==> ember <==
==> flow/design.v <==
module mult(input [3:0] a, input [3:0] b, output reg [8:0] c
    );
always@(*)
c= a*b;
endmodule
module ad(input [8:0] a1, input [8:0] b1, output reg [9:0] c1
    );
always@(*)
c1= a1+b1;
endmodule
module ad2(input [8:0] a2, input [9:0] b2, output reg [10:0] c2
    );
always@(*)
c2= a2+b2;
endmodule
module ad3(input [8:0] a3, input [10:0] b3, output reg [11:0] c3
    );
always@(*)
c3= a3+b3;
endmodule
`timescale 1ns / 1ps
module mem_ram (input clk, wren, 
                input [3:0] d11,input [3:0] d12,input [3:0] d13,input [3:0] d14,input [3:0] d15,input [3:0] d16,input [3:0] d17,input [3:0]d18,
					 input [3:0] d21,input [3:0] d22,input [3:0] d23,input [3:0] d24,input [3:0] d25,input [3:0] d26,input [3:0] d27,input [3:0]d28,
					 input [3:0] d31,input [3:0] d32,input [3:0] d33,input [3:0] d34,input [3:0] d35,input [3:0] d36,input [3:0] d37,input [3:0]d38,
					 input [3:0] d41,input [3:0] d42,input [3:0] d43,input [3:0] d44,input [3:0] d45,input [3:0] d46,input [3:0] d47,input [3:0]d48,
					 input [3:0] r1,input [3:0] r2,
					 input [3:0] r3,input [3:0] r4,
					 output [11:0] w_sum11,
					 output [11:0] w_sum12,
					 output [11:0] w_sum13,
					 output [11:0] w_sum14,
					 output [11:0] w_sum15,
					 output [11:0] w_sum16,
					 output [11:0] w_sum17,
					 output [11:0] w_sum18
					 );
  reg [31:0] mem [3:0];  
  wire [8:0] p11, p21,p31,p41;
  wire [8:0] p12, p22,p32,p42;
  wire [8:0] p13, p23,p33,p43;
  wire [8:0] p14, p24,p34,p44;
  wire [8:0] p15, p25,p35,p45;
  wire [8:0] p16, p26,p36,p46;
  wire [8:0] p17, p27,p37,p47;
  wire [8:0] p18, p28,p38,p48;
wire [9:0] s11,s12,s13,s14,s15,s16,s17,s18;
wire [10:0] s21,s22,s23,s24,s25,s26,s27,s28;
wire [11:0] s31,s32,s33,s34,s35,s36,s37,s38;
  always @(posedge clk) 
      begin
            if (wren) begin
                mem[0][31-:4]<=d11;
					 mem[0][27-:4] <=d12;
					 mem[0][23-:4]<=d13;
					 mem[0][19-:4]<=d14;
					 mem[0][15-:4]<=d15;
					 mem[0][11-:4]<=d16;
					 mem[0][7-:4]<=d17;
					 mem[0][3-:4]<=d18;
					 mem[1][31-:4]<=d21;
					 mem[1][27-:4] <=d22;
					 mem[1][23-:4]<=d23;
					 mem[1][19-:4]<=d24;
					 mem[1][15-:4]<=d25;
					 mem[1][11-:4]<=d26;
					 mem[1][7-:4]<=d27;
					 mem[1][3-:4]<=d28;
					 mem[2][31-:4]<=d31;
					 mem[2][27-:4] <=d32;
					 mem[2][23-:4]<=d33;
					 mem[2][19-:4]<=d34;
					 mem[2][15-:4]<=d35;
					 mem[2][11-:4]<=d36;
					 mem[2][7-:4]<=d37;
					 mem[2][3-:4]<=d38;
					 mem[3][31-:4]<=d41;
					 mem[3][27-:4] <=d42;
					 mem[3][23-:4]<=d43;
					 mem[3][19-:4]<=d44;
					 mem[3][15-:4]<=d45;
					 mem[3][11-:4]<=d46;
					 mem[3][7-:4]<=d47;
					 mem[3][3-:4]<=d48;
            end
		end		 
generate
   mult m11(.a(r1),
				.b(mem[0][31-:4]),
				.c(p11) 
				);
	mult m21(
	         .a(r2),
				.b(mem[1][31-:4]),
				.c(p21)
	         );		
   mult m31(
	         .a(r3),
				.b(mem[2][31-:4]),
				.c(p31)
	         );		
   mult m41(
	         .a(r4),
				.b(mem[3][31-:4]), 
				.c(p41)
	         );	
  ad add11 ( 
            .a1(p11),
				.b1(p21),
				.c1(s11)
           );  
  ad2 add21 (
            .b2(s11),
				.a2(p31),
				.c2(s21)
          );
  ad3 add31 (
             .b3(s21),
				 .a3(p41),
				 .c3(s31)
				 );
    mult m12(.a(r1),
				.b(mem[0][27-:4]),
				.c(p12)
				);
	mult m22(
	         .a(r2),
				.b(mem[1][27-:4]),
				.c(p22)
	         );		
   mult m32(
	         .a(r3),
				.b(mem[2][27-:4]),
				.c(p32)
	         );		
   mult m42(
	         .a(r4),
				.b(mem[3][27-:4]), 
				.c(p42)
	         );	
  ad add12 ( 
            .a1(p12),
				.b1(p22),
				.c1(s12)
           );  
  ad2 add22 (
            .b2(s12),
				.a2(p32),
				.c2(s22)
          );
  ad3 add32 (
             .b3(s22),
				 .a3(p42),
				 .c3(s32)
				 );
   mult m13(.a(r1),
				.b(mem[0][23-:4]),
				.c(p13)
				);
	mult m23(
	         .a(r2),
				.b(mem[1][23-:4]),
				.c(p23)
	         );		
   mult m33(
	         .a(r3),
				.b(mem[2][23-:4]),
				.c(p33)
	         );		
   mult m43(
	         .a(r4),
				.b(mem[3][23-:4]), 
				.c(p43)
	         );	
  ad add13 ( 
            .a1(p13),
				.b1(p23),
				.c1(s13)
           );  
  ad2 add23 (
            .b2(s13),
				.a2(p33),
				.c2(s23)
          );
  ad3 add33 (
             .b3(s23),
				 .a3(p43),
				 .c3(s33)
				 );
  mult m14(.a(r1),
				.b(mem[0][19-:4]),
				.c(p14)
				);
	mult m24(
	         .a(r2),
				.b(mem[1][19-:4]),
				.c(p24)
	         );		
   mult m34(
	         .a(r3),
				.b(mem[2][19-:4]),
				.c(p34)
	         );		
   mult m44(
	         .a(r4),
				.b(mem[3][19-:4]), 
				.c(p44)
	         );	
  ad add14 ( 
            .a1(p14),
				.b1(p24),
				.c1(s14)
           );  
  ad2 add24 (
            .b2(s14),
				.a2(p34),
				.c2(s24)
          );
  ad3 add34 (
             .b3(s24),
				 .a3(p44),
				 .c3(s34)
				 );
  mult m15(.a(r1),
				.b(mem[0][15-:4]),
				.c(p15)
				);
	mult m25(
	         .a(r2),
				.b(mem[1][15-:4]),
				.c(p25)
	         );		
   mult m35(
	         .a(r3),
				.b(mem[2][15-:4]),
				.c(p35)
	         );		
   mult m45(
	         .a(r4),
				.b(mem[3][15-:4]), 
				.c(p45)
	         );	
  ad add15 ( 
            .a1(p15),
				.b1(p25),
				.c1(s15)
           );  
  ad2 add25 (
            .b2(s15),
				.a2(p35),
				.c2(s25)
          );
  ad3 add35 (
             .b3(s25),
				 .a3(p45),
				 .c3(s35)
				 );
   mult m16(.a(r1),
				.b(mem[0][11-:4]),
				.c(p16)
				);
	mult m26(
	         .a(r2),
				.b(mem[1][11-:4]),
				.c(p26)
	         );		
   mult m36(
	         .a(r3),
				.b(mem[2][11-:4]),
				.c(p36)
	         );		
   mult m46(
	         .a(r4),
				.b(mem[3][11-:4]), 
				.c(p46)
	         );	
  ad add16 ( 
            .a1(p16),
				.b1(p26),
				.c1(s16)
           );  
  ad2 add26 (
            .b2(s16),
				.a2(p36),
				.c2(s26)
          );
  ad3 add36 (
             .b3(s26),
				 .a3(p46),
				 .c3(s36)
				 );
   mult m17(.a(r1),
				.b(mem[0][7-:4]),
				.c(p17)
				);
	mult m27(
	         .a(r2),
				.b(mem[1][7-:4]),
				.c(p27)
	         );		
   mult m37(
	         .a(r3),
				.b(mem[2][7-:4]),
				.c(p37)
	         );		
   mult m47(
	         .a(r4),
				.b(mem[3][7-:4]), 
				.c(p47)
	         );	
  ad add17 ( 
            .a1(p17),
				.b1(p27),
				.c1(s17)
           );  
  ad2 add27 (
            .b2(s17),
				.a2(p37),
				.c2(s27)
          );
  ad3 add37 (
             .b3(s27),
				 .a3(p47),
				 .c3(s37)
				 );
  mult m18(.a(r1),
				.b(mem[0][3-:4]),
				.c(p18)
				);
	mult m28(
	         .a(r2),
				.b(mem[1][3-:4]),
				.c(p28)
	         );		
   mult m38(
	         .a(r3),
				.b(mem[2][3-:4]),
				.c(p38)
	         );		
   mult m48(
	         .a(r4),
				.b(mem[3][3-:4]), 
				.c(p48)
	         );	
  ad add18 ( 
            .a1(p18),
				.b1(p28),
				.c1(s18)
           );  
  ad2 add28 (
            .b2(s18),
				.a2(p38),
				.c2(s28)
          );
  ad3 add38 (
             .b3(s28),
				 .a3(p48),
				 .c3(s38)
				 );
assign w_sum11 =s31;
assign w_sum12 =s32;
assign w_sum13 =s33;
assign w_sum14 =s34;
assign w_sum15 =s35;
assign w_sum16 =s36;
assign w_sum17 =s37;
assign w_sum18 =s38;
endgenerate
endmodule
==> flow/run.sh <==
#!/bin/bash
# the make line also repeats each setting of config.mk as NAME=value (left out here)
make -C /OpenROAD-flow-scripts/flow DESIGN_CONFIG=/design/flow/config.mk WORK_HOME=/design/flow/orfs CLKGATE_MAP_FILE= finish
==> flow/config.mk <==
export PLATFORM = sky130hd
export DESIGN_NAME = mem_ram
export DESIGN_NICKNAME = mem_ram
export VERILOG_FILES = /design/flow/design.v
export SDC_FILE = /design/flow/constraint.sdc
export NUM_CORES = 4
export LEC_CHECK = 0
export CAP_MARGIN = 30
export CELL_PAD_IN_SITES_DETAIL_PLACEMENT = 2
export CELL_PAD_IN_SITES_GLOBAL_PLACEMENT = 3
export CORE_MARGIN = 7
export CORE_UTILIZATION = 18
export CTS_CLUSTER_SIZE = 22
export GPL_TIMING_DRIVEN = 1
export PLACE_DENSITY_LB_ADDON = 0.09
export SETUP_SLACK_MARGIN = 0.31
export SLEW_MARGIN = 5
export TNS_END_PERCENT = 40
==> flow/constraint.sdc <==
create_clock -name core_clock -period 12.6 [get_ports {clk}]
set_input_delay 2.5200 -clock core_clock [delete_from_list [all_inputs] [get_ports {clk}]]
set_output_delay 2.5200 -clock core_clock [all_outputs]
set_load 0.01 [all_outputs]
==> willow: changes against ember <==
==> flow/config.mk (replaced) <==
export PLATFORM = sky130hd
export DESIGN_NAME = mem_ram
export DESIGN_NICKNAME = mem_ram
export VERILOG_FILES = /design/flow/design.v
export SDC_FILE = /design/flow/constraint.sdc
export NUM_CORES = 4
export LEC_CHECK = 0
export CAP_MARGIN = 15
export CORE_MARGIN = 2
export CORE_UTILIZATION = 70
export CTS_CLUSTER_DIAMETER = 38
export CTS_CLUSTER_SIZE = 34
export SLEW_MARGIN = 20
==> flow/constraint.sdc (replaced) <==
create_clock -name core_clock -period 7.09 [get_ports {clk}]
set_input_delay 1.4180 -clock core_clock [delete_from_list [all_inputs] [get_ports {clk}]]
set_output_delay 1.4180 -clock core_clock [all_outputs]
set_load 0.01 [all_outputs]
==> CHANGELOG.md <==
### Changed

* Final setup violation count at 66
* Final worst slack at -1.280 ns
* Checks failing in the layout checks: setup timing
* First-pass GRT wire length at around 130000 µm
* Status: complete, but fails checks
(the above is from willow)
==> CHANGELOG.md <==
### Changed

* Final worst slack at between 1.5 and 2 ns
* Status: finished clean
* Final setup violation count at 0
* Largest type area fraction at about a third
* Clock network area share at under 10%
* Number of vias after detailed routing at 15084
* Flip-flops with a built-in enable at 128
* First-pass GRT wire length at ~120000 µm
(the above is from ember)


==> inputs of v2 <==
RTL: the design.v shown in full above, as it stands there.
make LEC_CHECK=0 ABC_AREA=1 CAP_MARGIN=20 CORE_MARGIN=2 CORE_UTILIZATION=72 CTS_CLUSTER_DIAMETER=183 CTS_CLUSTER_SIZE=99 PLACE_DENSITY=0.38 SLEW_MARGIN=20 TNS_END_PERCENT=15 finish   # period 5.79 ns
run.sh (not shown) runs the stock make flow with config.mk's settings and CLKGATE_MAP_FILE=.
==> v21 (differences from v2) <==
==> flow/config.mk (replaced) <==
export PLATFORM = sky130hd
export DESIGN_NAME = mem_ram
export DESIGN_NICKNAME = mem_ram
export VERILOG_FILES = /design/flow/design.v
export SDC_FILE = /design/flow/constraint.sdc
export NUM_CORES = 4
export LEC_CHECK = 0
export CAP_MARGIN = 0
export CORE_MARGIN = 2
export CORE_UTILIZATION = 68
export HOLD_SLACK_MARGIN = -0.09
export SLEW_MARGIN = 20
==> flow/constraint.sdc (replaced) <==
create_clock -name core_clock -period 6.67 [get_ports {clk}]
set_input_delay 1.3340 -clock core_clock [delete_from_list [all_inputs] [get_ports {clk}]]
set_output_delay 1.3340 -clock core_clock [all_outputs]
set_load 0.01 [all_outputs]
==> v9 (differences from v2) <==
==> flow/config.mk (replaced) <==
export PLATFORM = sky130hd
export DESIGN_NAME = mem_ram
export DESIGN_NICKNAME = mem_ram
export VERILOG_FILES = /design/flow/design.v
export SDC_FILE = /design/flow/constraint.sdc
export NUM_CORES = 4
export LEC_CHECK = 0
export CAP_MARGIN = 20
export CORE_MARGIN = 2
export CORE_UTILIZATION = 60
export CTS_CLUSTER_SIZE = 70
export MAX_ROUTING_LAYER = met4
export SLEW_MARGIN = 20
==> flow/constraint.sdc (replaced) <==
create_clock -name core_clock -period 5.35 [get_ports {clk}]
set_input_delay 1.0700 -clock core_clock [delete_from_list [all_inputs] [get_ports {clk}]]
set_output_delay 1.0700 -clock core_clock [all_outputs]
set_load 0.01 [all_outputs]
==> v38 (differences from v2) <==
==> flow/config.mk (replaced) <==
export PLATFORM = sky130hd
export DESIGN_NAME = mem_ram
export DESIGN_NICKNAME = mem_ram
export VERILOG_FILES = /design/flow/design.v
export SDC_FILE = /design/flow/constraint.sdc
export NUM_CORES = 4
export LEC_CHECK = 0
export CAP_MARGIN = 20
export CORE_MARGIN = 2
export CORE_UTILIZATION = 65
export CTS_CLUSTER_SIZE = 74
export MAX_ROUTING_LAYER = met4
export SLEW_MARGIN = 20
==> flow/constraint.sdc (replaced) <==
create_clock -name core_clock -period 5.35 [get_ports {clk}]
set_input_delay 1.0700 -clock core_clock [delete_from_list [all_inputs] [get_ports {clk}]]
set_output_delay 1.0700 -clock core_clock [all_outputs]
set_load 0.01 [all_outputs]
==> comparison table <==
Outcome: v9 complete, but fails checks; v2 did not finish; v21 complete, but fails checks; v38 complete, but fails checks
Stage where the flow stopped: v9 -; v2 global routing (5_1_grt); v21 -; v38 -
Layout check failures: v9 negative setup slack; v2 -; v21 negative setup slack; v38 negative setup slack
Remaining antenna violation count after routing: v9 0; v2 -; v21 0; v38 0
Post-route design area: v9 0.0307 mm2; v2 -; v21 0.0294 mm2; v38 0.0311 mm2
Layout inverter count without the clock tree: v9 575; v2 -; v21 575; v38 575
Number of clock buffers in the layout: v9 17; v2 -; v21 19; v38 17
Total standard cell area after synthesis: v9 0.0218 mm2; v2 0.0226 mm2; v21 0.0218 mm2; v38 0.0218 mm2
Routed wire length: v9 70800 um; v2 -; v21 87100 um; v38 102000 um
Vertical die dimension: v9 195 um; v2 181 um; v21 183 um; v38 187 um
CP dominant cell by count: v9 sky130_fd_sc_hd__fa_2; v2 -; v21 sky130_fd_sc_hd__fa_1; v38 sky130_fd_sc_hd__fa_1
